==> run a: inputs <==
Design adc_3008, start of the top module:
module adc_3008(clk, rst, cs, mosi, sck, miso, start, seg0, seg1, seg2, seg3, seg4, seg5);
Settings: LEC_CHECK=0, ABC_AREA=1, CAP_MARGIN=20, CORE_MARGIN=2, CORE_UTILIZATION=72, CTS_CLUSTER_SIZE=15, GPL_ROUTABILITY_DRIVEN=0, HOLD_SLACK_MARGIN=0.29, MAX_ROUTING_LAYER=met4, PLACE_DENSITY_LB_ADDON=0.01, SETUP_SLACK_MARGIN=0.65, SLEW_MARGIN=20; clock period 10.1 ns.
run.sh (not shown) runs the stock make flow with config.mk's settings and CLKGATE_MAP_FILE=.
==> run b (differences from run a) <==
ABC_AREA = unset   (was 1)
CORE_UTILIZATION = 9   (was 72)
CTS_CLUSTER_SIZE = unset   (was 15)
GPL_ROUTABILITY_DRIVEN = unset   (was 0)
HOLD_SLACK_MARGIN = unset   (was 0.29)
MAX_ROUTING_LAYER = unset   (was met4)
PLACE_DENSITY_LB_ADDON = unset   (was 0.01)
SETUP_SLACK_MARGIN = unset   (was 0.65)
==> flow/constraint.sdc (replaced) <==
create_clock -name core_clock -period 31.8 [get_ports {clk}]
set_input_delay 6.3600 -clock core_clock [delete_from_list [all_inputs] [get_ports {clk}]]
set_output_delay 6.3600 -clock core_clock [all_outputs]
set_load 0.01 [all_outputs]
==> impl_metrics.toml <==
# synthesis and place-and-route metrics
[outcome]
status = "finished clean"

[yosys]
ys_sh_mux = 0.0337
top_area_frac = 0.279

[final_layout]
area_growth_pct = 24.4
fin_cells = 3666

[worst_setup_path]
cpLargestDelayFamily = "AND-OR/OR-AND gates"
slowest_delay_ns = 0.85

[route]
wl_met1_mm = 16.2
met3_length_mm = 1.59

[global_route]
gr-usage-met2 = 0.0685

[power_and_ir_drop]
internal_power_uw = 327
total_power_uw = 437
-- figures above: run b

==> impl_metrics.toml <==
# synthesis and place-and-route metrics
[route]
wl_met1_mm = 15.3
met3_length_mm = 4.69

[final_timing]
setup_slack_ns = -0.753
setup_viol = 2

[yosys]
ys_sh_mux = 0
top_area_frac = 0.281

[worst_setup_path]
slowest_delay_ns = 0.53

[power_and_ir_drop]
internal_power_mw = 1.03

[outcome]
status = "failed layout checks"
failed_checks = "setup timing"
-- figures above: run a


* * *

==> inputs of 07-26 <==
Starting RTL as in the previous note.
clock: 9.27 ns
lec_check: 0
abc_area: 1
cap_margin: 20
cell_pad_in_sites_detail_placement: 0
core_aspect_ratio: 1.05
core_margin: 2
core_utilization: 15
cts_cluster_size: 95
gpl_routability_driven: 0
gpl_timing_driven: 0
max_routing_layer: met4
setup_slack_margin: 1.33
slew_margin: 20
tns_end_percent: 40
==> 05-15 (differences from 07-26) <==
Settings changed: CELL_PAD_IN_SITES_DETAIL_PLACEMENT 0 to not set, CORE_ASPECT_RATIO 1.05 to not set, CORE_UTILIZATION 15 to 66, CTS_CLUSTER_DIAMETER set to 79, CTS_CLUSTER_SIZE 95 to not set, GPL_ROUTABILITY_DRIVEN 0 to not set, GPL_TIMING_DRIVEN 0 to not set, MAX_ROUTING_LAYER met4 to not set, SETUP_SLACK_MARGIN 1.33 to not set, TNS_END_PERCENT 40 to not set.
==> flow/constraint.sdc (replaced) <==
create_clock -name core_clock -period 7.0 [get_ports {clk}]
set_input_delay 1.4000 -clock core_clock [delete_from_list [all_inputs] [get_ports {clk}]]
set_output_delay 1.4000 -clock core_clock [all_outputs]
set_load 0.01 [all_outputs]
==> 12-08 (differences from 07-26) <==
Settings changed: CELL_PAD_IN_SITES_DETAIL_PLACEMENT 0 to 2, CTS_CLUSTER_SIZE 95 to 88, GPL_ROUTABILITY_DRIVEN 0 to not set, MAX_ROUTING_LAYER met4 to not set, SETUP_SLACK_MARGIN 1.33 to 2.23, TNS_END_PERCENT 40 to 95.
==> comparison table <==
Status: 07-26 finished with violations; 05-15 finished with violations; 12-08 finished with violations
Layout check failures: 07-26 negative setup slack; 05-15 negative setup slack; 12-08 negative setup slack
Non-clock inverter total of the final layout: 07-26 349; 05-15 349; 12-08 350
Tcrit/Tclk final: 07-26 105%; 05-15 141%; 12-08 129%
Total instance count after detailed placement: 07-26 3199; 05-15 2433; 12-08 3199
Total Die Area: 07-26 93900 µm²; 05-15 22000 µm²; 12-08 93900 µm²
Cells resized by post-CTS repair: 07-26 214; 05-15 82; 12-08 240
Antenna violations before repair: 07-26 0; 05-15 0; 12-08 1
R2r setup slk: 07-26 -0.47 ns; 05-15 -2.85 ns; 12-08 -2.73 ns
First-pass GRT wire length: 07-26 56500 µm; 05-15 60800 µm; 12-08 99300 µm
Total iterations of the first detailed-routing run: 07-26 5; 05-15 7; 12-08 5
Highest clock frequency the design can meet: 07-26 103 MHz; 05-15 102 MHz; 12-08 83.3 MHz
Data arrival time of the critical path: 07-26 10.11 ns; 05-15 10.18 ns; 12-08 12.38 ns
M1 GR Usage: 07-26 8.86%; 05-15 41.4%; 12-08 13.5%
Sequential cell area share: 07-26 20.7%; 05-15 21.6%; 12-08 19.8%

* * *

==> trial 72: inputs <==
==> flow/design.v <==
module seven_seg(en,in,seg);
input [3:0] in;
input en;
output [7:0] seg;
reg [7:0] seg;
always@(en or in)
begin
 if (!en) seg=8'b11111111;
 else case(in)
 4'd0: seg=8'b11000000;
 4'd1: seg=8'b11111001;
 4'd2: seg=8'b10100100;
 4'd3: seg=8'b10110000;
 4'd4: seg=8'b10011001;
 4'd5: seg=8'b10010010;
 4'd6: seg=8'b10000010;
 4'd7: seg=8'b11011000;
 4'd8: seg=8'b10000000;
 4'd9: seg=8'b10010000;
 default: seg=8'b11111111;
 endcase
 end
 endmodule 
module seven_seg_dot (en,in,seg);
input [3:0] in;
input en;
output [7:0] seg;
reg [7:0] seg;
always@(en or in)
begin
 if (!en) seg=8'b11111111;
 else case(in)
 4'd0: seg=8'b01000000;
 4'd1: seg=8'b01111001;
 4'd2: seg=8'b00100100;
 4'd3: seg=8'b00110000;
 4'd4: seg=8'b00011001;
 4'd5: seg=8'b00010010;
 4'd6: seg=8'b00000010;
 4'd7: seg=8'b01011000;
 4'd8: seg=8'b00000000;
 4'd9: seg=8'b00010000;
 default: seg=8'b11111111;
 endcase
 end
 endmodule 
module bcd_8421 (clk, rst, data, unit, ten, hun, thou, ten_thou, hun_thou);
input clk, rst;
input [19:0] data;
output [3:0] unit, ten, hun, thou, ten_thou, hun_thou;
reg [5:0]  cnt_shift;
reg [43:0] data_shift;  
reg        shift_sig;
reg [3:0]  unit, ten, hun, thou, ten_thou, hun_thou;
always@(posedge clk or posedge rst)
if (rst)
cnt_shift <= 5'd0;
else if (cnt_shift == 5'd21 && shift_sig == 1'b0)
cnt_shift <= 5'd0;
else if (shift_sig == 1'b0)
cnt_shift <= cnt_shift +1'b1;
else 
cnt_shift <= cnt_shift;
always@(posedge clk or posedge rst)
if (rst)
data_shift <= 44'b0;
else if (cnt_shift == 5'd0 && shift_sig == 1'b0)
data_shift <= {24'd0, data};
else if ((cnt_shift <= 5'd20) && (shift_sig == 1'b1))
begin
data_shift[23:20] <= (data_shift[23:20] > 4'b0100)?(data_shift[23:20] + 4'b0011):(data_shift[23:20]);
data_shift[27:24] <= (data_shift[27:24] > 4'b0100)?(data_shift[27:24] + 4'b0011):(data_shift[27:24]);
data_shift[31:28] <= (data_shift[31:28] > 4'b0100)?(data_shift[31:28] + 4'b0011):(data_shift[31:28]);
data_shift[35:32] <= (data_shift[35:32] > 4'b0100)?(data_shift[35:32] + 4'b0011):(data_shift[35:32]);
data_shift[39:36] <= (data_shift[39:36] > 4'b0100)?(data_shift[39:36] + 4'b0011):(data_shift[39:36]);
data_shift[43:40] <= (data_shift[43:40] > 4'b0100)?(data_shift[43:40] + 4'b0011):(data_shift[43:40]);
end
else if ((cnt_shift <= 5'd20) && (shift_sig == 1'b0))
data_shift <= data_shift << 1;
else 
data_shift <= data_shift;
always@(posedge clk or posedge rst)
if(rst == 1'b1)
shift_sig <= 1'b1;
else 
shift_sig <= ~shift_sig;
always@(posedge clk or posedge rst)
if(rst)
begin
unit <= 4'd0;
ten  <= 4'd0;
hun  <= 4'd0;
thou <= 4'd0;
ten_thou <= 4'd0;
hun_thou <= 4'd0;
end
else if (cnt_shift == 5'd21)
begin
 unit  <= data_shift[23:20];
 ten   <= data_shift[27:24];
 hun   <= data_shift[31:28];
 thou  <= data_shift[35:32];
 ten_thou <= data_shift[39:36];
 hun_thou <= data_shift[43:40];
 end
 endmodule
module adc_3008(clk, rst, cs, mosi, sck, miso, start, seg0, seg1, seg2, seg3, seg4, seg5); 
input clk, rst;
input miso;
input start;
output reg cs;
output reg mosi, sck;
output [7:0] seg0, seg1, seg2, seg3, seg4, seg5;
reg [2:0] state;     
reg [7:0] cnt_clk;   
reg [4:0] cnt_sck;   
reg [3:0] cnt_bit;   
reg [2:0] cnt_byte; 
reg rd_sig;          
reg [10:0] data_reg; 
reg [9:0] data_out;  
reg send_data_sig;   
reg [31:0] cnt;      
reg start_sig;       
wire [3:0] unit;
wire [3:0] ten; 
wire [3:0] hun; 
wire [3:0] thou; 
wire [3:0] ten_thou;
wire [3:0] hun_thou;
wire [19:0] data_bcd;
wire [19:0] data_bcd_vol;
assign data_bcd = {10'b0, data_out};
assign data_bcd_vol = (data_bcd*20'd479)/20'd1023;
parameter [2:0] INTIAL = 3'd0,
                WAIT_START = 3'd1,
                WRITE = 3'd2,
		READ = 3'd3,
		WAIT_END = 3'd4,
		END = 3'd5;
parameter WR_IN = 11'b000001_10010;
parameter cnt_clk_max = 8'd219;
parameter cnt_max = 32'd1_999;
always@(posedge clk or posedge rst)
if (rst)
cnt <= 32'd0;
else if (cnt == cnt_max)
cnt <= 32'd0;
else if (start == 1'b1)
cnt <= cnt + 1'b1;
always@(posedge clk or posedge rst)
if (rst)
start_sig <= 1'b0;
else if (start == 1'b1 && cnt == cnt_max)  
start_sig <= 1'b1;
else 
start_sig <= 1'b0;
always@(posedge clk or posedge rst)
if (rst)
state <= INTIAL;
else 
case(state)
INTIAL: if (start_sig == 1'b1)
        state <= WAIT_START;
		  else 
		  state <= INTIAL;
WAIT_START: if (cnt_byte == 3'd0 && cnt_clk == cnt_clk_max)
            state <= WRITE;
            else 
            state <= WAIT_START;			
WRITE: if (cnt_byte == 3'd1 && cnt_clk == cnt_clk_max)
       state <= READ;
	   else 
	   state <= WRITE;
READ: if (cnt_byte == 3'd2 && cnt_clk == cnt_clk_max)
      state <= WAIT_END;
      else 
      state <= READ;	  
WAIT_END: if (cnt_byte == 3'd3 && cnt_clk == cnt_clk_max)
          state <= END;
		    else 
		    state <= WAIT_END;
END: if (cnt_byte == 3'd4 && cnt_clk == cnt_clk_max)
     state <= INTIAL;
     else 
     state <= END;
default: state <= INTIAL;
endcase
always@(posedge clk or posedge rst)
if (rst)
cnt_clk <= 8'd0;
else if (state == INTIAL)
cnt_clk <= 8'd0;
else if (cnt_clk == cnt_clk_max) 
cnt_clk <= 8'd0;
else if (state != INTIAL)
cnt_clk <= cnt_clk + 1'b1;
always@(posedge clk or posedge rst)
if (rst)
cnt_byte <= 3'd0;
else if (cnt_byte == 3'd4 && cnt_clk == cnt_clk_max)
cnt_byte <= 3'd0;
else if (cnt_clk == cnt_clk_max)
cnt_byte <= cnt_byte + 1'b1;
always@(posedge clk or posedge rst)
if (rst)
cnt_sck <= 5'd0;
else if (state == WRITE && cnt_byte == 3'd1 && cnt_sck == 5'd19)
cnt_sck <= 5'd0;
else if (state ==READ && cnt_byte == 3'd2 && cnt_sck == 5'd19)
cnt_sck <= 5'd0;
else if (state == WRITE && cnt_byte == 3'd1)
cnt_sck <= cnt_sck + 1'b1;
else if (state ==READ && cnt_byte == 3'd2)
cnt_sck <= cnt_sck + 1'b1;
else 
cnt_sck <= 1'b0;
always@(posedge clk or posedge rst)
if (rst)
sck <= 1'b0;
else if (cnt_sck == 5'd0 && cnt_byte == 3'd3)
sck <= 1'b0;
else if (cnt_sck == 5'd0 && cnt_byte == 3'd1 && cnt_bit >= 4'd5)
sck <= 1'b0;
else if (cnt_sck == 5'd10 && cnt_byte == 3'd1 && cnt_bit >= 4'd5)
sck <= 1'b1;
else if (cnt_sck == 5'd0 && cnt_byte == 3'd2)
sck <= 1'b0;
else if (cnt_sck == 5'd10 && cnt_byte == 3'd2)
sck <= 1'b1;
else 
sck <= sck;
always@(posedge clk or posedge rst)
if (rst)
cnt_bit <= 4'd0;
else if (cnt_bit == 4'd10 && cnt_sck == 5'd10)
cnt_bit <= 4'd0;
else if (cnt_sck == 5'd10)
cnt_bit <= cnt_bit + 1'b1;
always@(posedge clk or posedge rst)
if (rst)
cs <= 1'b1;
else if (start_sig == 1'b1)
cs <= 1'b0;
else if (cnt_byte == 3'd3 && cnt_clk == cnt_clk_max && state == WAIT_END)
cs <= 1'b1;
always@(posedge clk or posedge rst)
if (rst)
mosi <= 1'b0;
else if (state == WRITE && cnt_byte == 4'd1 && cnt_sck == 5'd0)
mosi <= WR_IN[10-cnt_bit];
else if (state != WRITE)
mosi <= 1'b0;
always@(posedge clk or posedge rst)
if (rst)
rd_sig <= 1'b0;
else if (state == READ && cnt_byte == 4'd2 && cnt_sck == 5'd9)
rd_sig <= 1'b1;
else 
rd_sig <= 1'b0;
always@(posedge clk or posedge rst)
if (rst)
data_reg <= 11'd0;
else if (rd_sig == 1'b1)
data_reg <= {data_reg[9:0], miso};
always@(posedge clk or posedge rst)
if (rst)
send_data_sig <= 1'b0;
else if (cnt_byte == 4'd2 && cnt_clk == cnt_clk_max)
send_data_sig <= 1'b1;
else 
send_data_sig <= 1'b0;
always@(posedge clk or posedge rst)
if (rst)
data_out <= 10'd0;
else if (send_data_sig == 1'b1)
data_out <= data_reg[9:0];
else 
data_out <= data_out;
bcd_8421 bcd_8421_inst(
.clk(clk), 
.rst(rst), 
.data(data_bcd_vol), 
.unit(unit), 
.ten(ten), 
.hun(hun), 
.thou(thou), 
.ten_thou(ten_thou), 
.hun_thou(hun_thou)
);
seven_seg s0(
.en(1'b1),
.in(unit), 
.seg(seg0));
seven_seg s1(
.en(1'b1),
.in(ten), 
.seg(seg1));
seven_seg_dot s2(
.en(1'b1),
.in(hun), 
.seg(seg2));
seven_seg s3(
.en(1'b1),
.in(thou), 
.seg(seg3));
seven_seg s4(
.en(1'b1),
.in(ten_thou), 
.seg(seg4));
seven_seg s5(
.en(1'b1),
.in(hun_thou), 
.seg(seg5));
endmodule
==> flow/run.sh <==
#!/bin/bash
# the make line also repeats each setting of config.mk as NAME=value (left out here)
make -C /OpenROAD-flow-scripts/flow DESIGN_CONFIG=/design/flow/config.mk WORK_HOME=/design/flow/orfs CLKGATE_MAP_FILE= finish
==> flow/config.mk <==
export PLATFORM = sky130hd
export DESIGN_NAME = adc_3008
export DESIGN_NICKNAME = adc_3008
export VERILOG_FILES = /design/flow/design.v
export SDC_FILE = /design/flow/constraint.sdc
export NUM_CORES = 4
export LEC_CHECK = 0
export CAP_MARGIN = 20
export CORE_ASPECT_RATIO = 1.92
export CORE_MARGIN = 8
export CORE_UTILIZATION = 40
export CTS_CLUSTER_DIAMETER = 133
export GPL_ROUTABILITY_DRIVEN = 0
export MAX_ROUTING_LAYER = met4
export MIN_ROUTING_LAYER = met2
export PLACE_DENSITY_LB_ADDON = 0.08
export SETUP_SLACK_MARGIN = 1.69
export SLEW_MARGIN = 25
==> flow/constraint.sdc <==
create_clock -name core_clock -period 13.7 [get_ports {clk}]
set_input_delay 2.7400 -clock core_clock [delete_from_list [all_inputs] [get_ports {clk}]]
set_output_delay 2.7400 -clock core_clock [all_outputs]
set_load 0.01 [all_outputs]
==> inputs of trial 97, as changes to trial 72 <==
- ABC_AREA: default -> 1
- CORE_ASPECT_RATIO: 1.92 -> default
- CORE_MARGIN: 8 -> 2
- CORE_UTILIZATION: 40 -> 65
- CTS_CLUSTER_DIAMETER: 133 -> default
- CTS_CLUSTER_SIZE: default -> 22
- GPL_ROUTABILITY_DRIVEN: 0 -> default
- MAX_ROUTING_LAYER: met4 -> default
- MIN_ROUTING_LAYER: met2 -> default
- PLACE_DENSITY_LB_ADDON: 0.08 -> default
- SETUP_SLACK_MARGIN: 1.69 -> default
- SLEW_MARGIN: 25 -> 20
==> flow/constraint.sdc (replaced) <==
create_clock -name core_clock -period 7.0 [get_ports {clk}]
set_input_delay 1.4000 -clock core_clock [delete_from_list [all_inputs] [get_ports {clk}]]
set_output_delay 1.4000 -clock core_clock [all_outputs]
set_load 0.01 [all_outputs]
==> inputs of trial 92, as changes to trial 72 <==
- ABC_AREA: default -> 1
- CORE_ASPECT_RATIO: 1.92 -> default
- CORE_MARGIN: 8 -> 2
- CORE_UTILIZATION: 40 -> 71
- CTS_CLUSTER_DIAMETER: 133 -> default
- GPL_ROUTABILITY_DRIVEN: 0 -> default
- MAX_ROUTING_LAYER: met4 -> default
- MIN_ROUTING_LAYER: met2 -> default
- PLACE_DENSITY: default -> 0.41
- PLACE_DENSITY_LB_ADDON: 0.08 -> default
- SETUP_SLACK_MARGIN: 1.69 -> 2.64
- SLEW_MARGIN: 25 -> 20
==> flow/constraint.sdc (replaced) <==
create_clock -name core_clock -period 31.8 [get_ports {clk}]
set_input_delay 6.3600 -clock core_clock [delete_from_list [all_inputs] [get_ports {clk}]]
set_output_delay 6.3600 -clock core_clock [all_outputs]
set_load 0.01 [all_outputs]
==> comparison table <==
| item | trial 97 | trial 92 | trial 72 |
|---|---|---|---|
| AO/OA Area Share | 0.119 | 0.119 | 0.213 |
| Initial DRC count | 1,087 | 967 | 3,121 |
| Final Cycle Share | 1.37 | 0.336 | 0.850 |
| Instance area at placement | 0.0163 sq mm | 0.0145 sq mm | 0.0145 sq mm |
| Slowest Stage Delay on Critical Path | 0.53 ns | 0.55 ns | 0.62 ns |
| Routed met2 length | 19,500 um | 15,200 um | 24,200 um |
| Summed negative setup slack over all endpoints | -9.06 ns | 0 ns | 0 ns |
| Fillcell total | 1,185 | 1,314 | 3,388 |
| Log Warnings | 74 | 69 | 67 |
| Total power | 2.02 mW | 446 uW | 996 uW |
| Clk_skew | 0.0133 ns | 0.0112 ns | 0.0111 ns |
| Number of distinct library cells after synthesis | 57 | 57 | 106 |
| Die X-Extent | 149 um | 143 um | 150 um |
| Synthesized instance count | 1,939 | 1,939 | 1,615 |
| Placed wire-length estimate after detailed placement | 25,800 um | 23,200 um | 29,700 um |
| Pwr/cell area | 112 mW/mm^2 | 29.5 mW/mm^2 | 62.2 mW/mm^2 |
| Max Fclk | 104 MHz | 93.6 MHz | 85.9 MHz |
| Status | finished with violations | no timing/DRC/antenna violations | finished with violations |
| Layout check failures | negative setup slack | - | design-rule violations |
| Worst slew margin relative to its limit | 0.378 | 0.514 | 0.438 |
| Comb area | 0.00933 sq mm | 0.00837 sq mm | 0.00955 sq mm |
| Crit-path max FO | 8 | 20 | 9 |
| Source of the worst register-to-register timing path | data_out[2]$_DFFE_PP0P_ | data_out[3]$_DFFE_PP0P_ | data_out[7]$_DFFE_PP0P_ |
| Post-Route WL | 38,000 um | 31,500 um | 40,700 um |
Power figures rest on the tool's default switching activity, not on a simulated workload.
